==> run a: inputs <==
==> flow/design.v <==
module  fir(
	input clk,
	input rst_n,			
	input enable,
	input [2:0] tap,		 
	input [15:0] data_in,		
	output [17:0] data_out,		
	output complete
);
localparam
a0 = 16'd1,	 
a1 = 16'd2,
a2 = 16'd2,
a3 = 16'd3,
a4 = 16'd3,
a5 = 16'd3;
reg [15:0] data_reg_0;	 
reg [15:0] data_reg_1;
reg [15:0] data_reg_2;
reg [15:0] data_reg_3;
reg [15:0] data_reg_4;
reg [15:0] data_reg_5;
reg [15:0] multiplication_0;	 
reg [15:0] multiplication_1;
reg [15:0] multiplication_2;
reg [15:0] multiplication_3;
reg [15:0] multiplication_4;
reg [15:0] multiplication_5;
reg [16:0] sum_1;	 
reg [16:0] sum_2;
reg [16:0] sum_3;
reg [17:0] result;  
reg mul_stage, add_stage1, add_stage2, output_stage;	 
always @ (posedge clk or negedge rst_n)
    begin
        if(!rst_n)
        	begin
        		mul_stage <= 1'b0;
        		add_stage1 <= 1'b0;
        		add_stage2 <= 1'b0;
				output_stage <= 1'b0;
        	end
        else
        	begin
        			mul_stage <= enable;
        			add_stage1 <= mul_stage;
        			add_stage2 <= add_stage1;
        			output_stage <= add_stage2;
        	end
    end
always @ (posedge clk or negedge rst_n)
    begin
        if(!rst_n)
        	begin
        		data_reg_0 <= 0;
        		data_reg_1 <= 0;
        		data_reg_2 <= 0;
        		data_reg_3 <= 0;
			data_reg_4 <= 0;
        		data_reg_5 <= 0;
        	end
        else
        	begin
				case (tap)
					3'd2:
					begin
						if (enable) 
							begin
								data_reg_0 <= data_in;
								data_reg_1 <= data_reg_0;
							end
						else 
							begin
								data_reg_0 <= data_reg_0;
								data_reg_1 <= data_reg_1;
							end
					end
					3'd3:
					begin
						if (enable) 
							begin
								data_reg_0 <= data_in;
								data_reg_1 <= data_reg_0;
								data_reg_2 <= data_reg_1;
							end
						else 
							begin
								data_reg_0 <= data_reg_0;
								data_reg_1 <= data_reg_1;
								data_reg_2 <= data_reg_2;
							end
					end
					3'd4:
					begin
						if (enable) 
							begin
								data_reg_0 <= data_in;
								data_reg_1 <= data_reg_0;
								data_reg_2 <= data_reg_1;
								data_reg_3 <= data_reg_2;
							end
						else 
							begin
								data_reg_0 <= data_reg_0;
								data_reg_1 <= data_reg_1;
								data_reg_2 <= data_reg_2;
								data_reg_3 <= data_reg_3;
							end
					end
					3'd5:
					begin
						if (enable) 
							begin
								data_reg_0 <= data_in;
								data_reg_1 <= data_reg_0;
								data_reg_2 <= data_reg_1;
								data_reg_3 <= data_reg_2;
								data_reg_4 <= data_reg_3;
							end
						else 
							begin
								data_reg_0 <= data_reg_0;
								data_reg_1 <= data_reg_1;
								data_reg_2 <= data_reg_2;
								data_reg_3 <= data_reg_3;
								data_reg_4 <= data_reg_4;
							end
					end
					3'd6:
					begin
						if (enable) 
							begin
								data_reg_0 <= data_in;
								data_reg_1 <= data_reg_0;
								data_reg_2 <= data_reg_1;
								data_reg_3 <= data_reg_2;
								data_reg_4 <= data_reg_3;
								data_reg_5 <= data_reg_4;
							end
						else 
							begin
								data_reg_0 <= data_reg_0;
								data_reg_1 <= data_reg_1;
								data_reg_2 <= data_reg_2;
								data_reg_3 <= data_reg_3;
								data_reg_4 <= data_reg_4;
								data_reg_5 <= data_reg_5;
							end
					end
				endcase
        	end
    end
always @ (posedge clk or negedge rst_n)
    begin
        if(!rst_n)
        	begin
        		multiplication_0 <= 0;
        		multiplication_1 <= 0;
        		multiplication_2 <= 0;
        		multiplication_3 <= 0;
			multiplication_4 <= 0;
        		multiplication_5 <= 0;
        	end
        else
        	begin
				case (tap)
					3'd2:
					begin
						if(mul_stage)
							begin
								multiplication_0 <= a0 * data_reg_0;
								multiplication_1 <= a1 * data_reg_1;
							end
						else 
							begin
								multiplication_0 <= multiplication_0;
								multiplication_1 <= multiplication_1;
							end
					end
					3'd3:
					begin
						if(mul_stage)
							begin
								multiplication_0 <= a0 * data_reg_0;
								multiplication_1 <= a1 * data_reg_1;
								multiplication_2 <= a2 * data_reg_2;
							end
						else 
							begin
								multiplication_0 <= multiplication_0;
								multiplication_1 <= multiplication_1;
								multiplication_2 <= multiplication_2;
							end
					end
					3'd4:
					begin
						if(mul_stage)
							begin
								multiplication_0 <= a0 * data_reg_0;
								multiplication_1 <= a1 * data_reg_1;
								multiplication_2 <= a2 * data_reg_2;
								multiplication_3 <= a3 * data_reg_3;
							end
						else 
							begin
								multiplication_0 <= multiplication_0;
								multiplication_1 <= multiplication_1;
								multiplication_2 <= multiplication_2;
								multiplication_3 <= multiplication_3;
							end
					end
					3'd5:
					begin
						if(mul_stage)
							begin
								multiplication_0 <= a0 * data_reg_0;
								multiplication_1 <= a1 * data_reg_1;
								multiplication_2 <= a2 * data_reg_2;
								multiplication_3 <= a3 * data_reg_3;
								multiplication_4 <= a4 * data_reg_4;
							end
						else 
							begin
								multiplication_0 <= multiplication_0;
								multiplication_1 <= multiplication_1;
								multiplication_2 <= multiplication_2;
								multiplication_3 <= multiplication_3;
								multiplication_4 <= multiplication_4;
							end
					end
					3'd6:
					begin
						if(mul_stage)
							begin
								multiplication_0 <= a0 * data_reg_0;
								multiplication_1 <= a1 * data_reg_1;
								multiplication_2 <= a2 * data_reg_2;
								multiplication_3 <= a3 * data_reg_3;
								multiplication_4 <= a4 * data_reg_4;
								multiplication_5 <= a5 * data_reg_5;
							end
						else 
							begin
								multiplication_0 <= multiplication_0;
								multiplication_1 <= multiplication_1;
								multiplication_2 <= multiplication_2;
								multiplication_3 <= multiplication_3;
								multiplication_4 <= multiplication_4;
								multiplication_5 <= multiplication_5;
							end
					end
				endcase
        	end
    end
always @ (posedge clk or negedge rst_n)
    begin
        if(!rst_n)
        	begin
        		sum_1 <= 0;
        		sum_2 <= 0;
			sum_3 <= 0;
        	end
        else
        	begin
				case (tap)
					3'd2:
					begin
						if (add_stage1) 
							begin
								sum_1 <= multiplication_0 + multiplication_1;
								sum_2 <= 0;
							end
						else 
							begin
								sum_1 <= sum_1;
								sum_2 <= sum_2;
							end
					end
					3'd3:
					begin
						if (add_stage1) 
							begin
								sum_1 <= multiplication_0 + multiplication_1;
								sum_2 <= multiplication_2; 
							end
						else 
							begin
								sum_1 <= sum_1;
								sum_2 <= sum_2;
							end
					end
					3'd4:
					begin
						if (add_stage1) 
							begin
								sum_1 <= multiplication_0 + multiplication_1;
								sum_2 <= multiplication_2 + multiplication_3; 
							end
						else 
							begin
								sum_1 <= sum_1;
								sum_2 <= sum_2;
							end
					end
					3'd5:
					begin
						if (add_stage1) 
							begin
								sum_1 <= multiplication_0 + multiplication_1;
								sum_2 <= multiplication_2 + multiplication_3; 
								sum_3 <= multiplication_4;
							end
						else 
							begin
								sum_1 <= sum_1;
								sum_2 <= sum_2;
								sum_3 <= sum_3;
							end
					end
					3'd6:
					begin
						if (add_stage1) 
							begin
								sum_1 <= multiplication_0 + multiplication_1;
								sum_2 <= multiplication_2 + multiplication_3; 
								sum_3 <= multiplication_4 + multiplication_5; 
							end
						else 
							begin
								sum_1 <= sum_1;
								sum_2 <= sum_2;
								sum_3 <= sum_3;
							end
					end
				endcase
        	end
    end
always @ (posedge clk or negedge rst_n)
      begin
          if(!rst_n)
          	begin
          		result <= 0;
          	end
          else
          	begin
				case (tap)
					3'd2:
					begin
						if (add_stage2) 
							begin
								result <= sum_2 + sum_1;
							end
						else 
							begin
								result <= result;
							end
					end
					3'd3:
					begin
						if (add_stage2) 
							begin
								result <= sum_2 + sum_1;
							end
						else 
							begin
								result <= result;
							end
					end
					3'd4:
					begin
						if (add_stage2) 
							begin
								result <= sum_2 + sum_1;
							end
						else 
							begin
								result <= result;
							end
					end
					3'd5:
					begin
						if (add_stage2) 
							begin
								result <= sum_2 + sum_1 + sum_3;
							end
						else 
							begin
								result <= result;
							end
					end
					3'd6:
					begin
						if (add_stage2) 
							begin
								result <= sum_2 + sum_1 + sum_3;
							end
						else 
							begin
								result <= result;
							end
					end
				endcase
          	end
      end
assign data_out = result;	 
assign complete = output_stage;
endmodule
==> flow/run.sh <==
#!/bin/bash
# the make line also repeats each setting of config.mk as NAME=value (left out here)
make -C /OpenROAD-flow-scripts/flow DESIGN_CONFIG=/design/flow/config.mk WORK_HOME=/design/flow/orfs CLKGATE_MAP_FILE= finish
==> flow/config.mk <==
export PLATFORM = sky130hd
export DESIGN_NAME = fir
export DESIGN_NICKNAME = fir
export VERILOG_FILES = /design/flow/design.v
export SDC_FILE = /design/flow/constraint.sdc
export NUM_CORES = 4
export LEC_CHECK = 0
export ABC_AREA = 1
export CAP_MARGIN = 20
export CELL_PAD_IN_SITES_DETAIL_PLACEMENT = 1
export CELL_PAD_IN_SITES_GLOBAL_PLACEMENT = 0
export CORE_MARGIN = 5
export CORE_UTILIZATION = 20
export CTS_CLUSTER_SIZE = 47
export GPL_ROUTABILITY_DRIVEN = 0
export GPL_TIMING_DRIVEN = 0
export HOLD_SLACK_MARGIN = 0.15
export SLEW_MARGIN = 20
==> flow/constraint.sdc <==
create_clock -name core_clock -period 6.87 [get_ports {clk}]
set_input_delay 1.3740 -clock core_clock [delete_from_list [all_inputs] [get_ports {clk}]]
set_output_delay 1.3740 -clock core_clock [all_outputs]
set_load 0.01 [all_outputs]
==> run b: changes against run a <==
==> flow/config.mk (replaced) <==
export PLATFORM = sky130hd
export DESIGN_NAME = fir
export DESIGN_NICKNAME = fir
export VERILOG_FILES = /design/flow/design.v
export SDC_FILE = /design/flow/constraint.sdc
export NUM_CORES = 4
export LEC_CHECK = 0
export ABC_AREA = 1
export CAP_MARGIN = 20
export CORE_MARGIN = 2
export CORE_UTILIZATION = 70
export CTS_CLUSTER_SIZE = 25
export SLEW_MARGIN = 20
==> flow/constraint.sdc (replaced) <==
create_clock -name core_clock -period 2.56 [get_ports {clk}]
set_input_delay 0.5120 -clock core_clock [delete_from_list [all_inputs] [get_ports {clk}]]
set_output_delay 0.5120 -clock core_clock [all_outputs]
set_load 0.01 [all_outputs]
==> run c: changes against run a <==
==> flow/config.mk (replaced) <==
export PLATFORM = sky130hd
export DESIGN_NAME = fir
export DESIGN_NICKNAME = fir
export VERILOG_FILES = /design/flow/design.v
export SDC_FILE = /design/flow/constraint.sdc
export NUM_CORES = 4
export LEC_CHECK = 0
export ABC_AREA = 1
export CAP_MARGIN = 15
export CORE_MARGIN = 2
export CORE_UTILIZATION = 72
export CTS_CLUSTER_DIAMETER = 374
export CTS_CLUSTER_SIZE = 98
export PLACE_DENSITY = 0.36
export SLEW_MARGIN = 20
==> flow/constraint.sdc (replaced) <==
create_clock -name core_clock -period 1.4 [get_ports {clk}]
set_input_delay 0.2800 -clock core_clock [delete_from_list [all_inputs] [get_ports {clk}]]
set_output_delay 0.2800 -clock core_clock [all_outputs]
set_load 0.01 [all_outputs]
==> results <==
CTS Root Buffer Type: run a clkbuf_16; run b clkbuf_16; run c -
Total number of vias: run a 15.3k; run b 17.7k; run c -
Number of standard-cell rows in the floorplan: run a 105; run b 56; run c 55
Hold-critical path endpoint: run a result[16]; run b result[7]; run c -
Setup violators final: run a 0; run b 16; run c -
Drt via density: run a 4.47; run b 6.46; run c -
CP Depth: run a 24; run b 20; run c -
Antenna viol nets, final: run a 0; run b 0; run c -
Static leakage: run a 9.72 nW; run b 10.3 nW; run c -
Hold buffers post-CTS: run a 0; run b 1; run c -
Synth-to-Final Area Change: run a 16.9%; run b 20.7%; run c -
Total placed instance area: run a 18,500 um^2; run b 18,200 um^2; run c 21,200 um^2
Run status: run a complete, no violations; run b finished with violations; run c stopped before the end
Last stage reached: run a -; run b -; run c clock tree synthesis
Layout check failures: run a -; run b negative setup slack; run c -
Final tally of max-slew violations: run a 0; run b 0; run c -
No activity file was given, so power comes from the tool's default toggle rates.
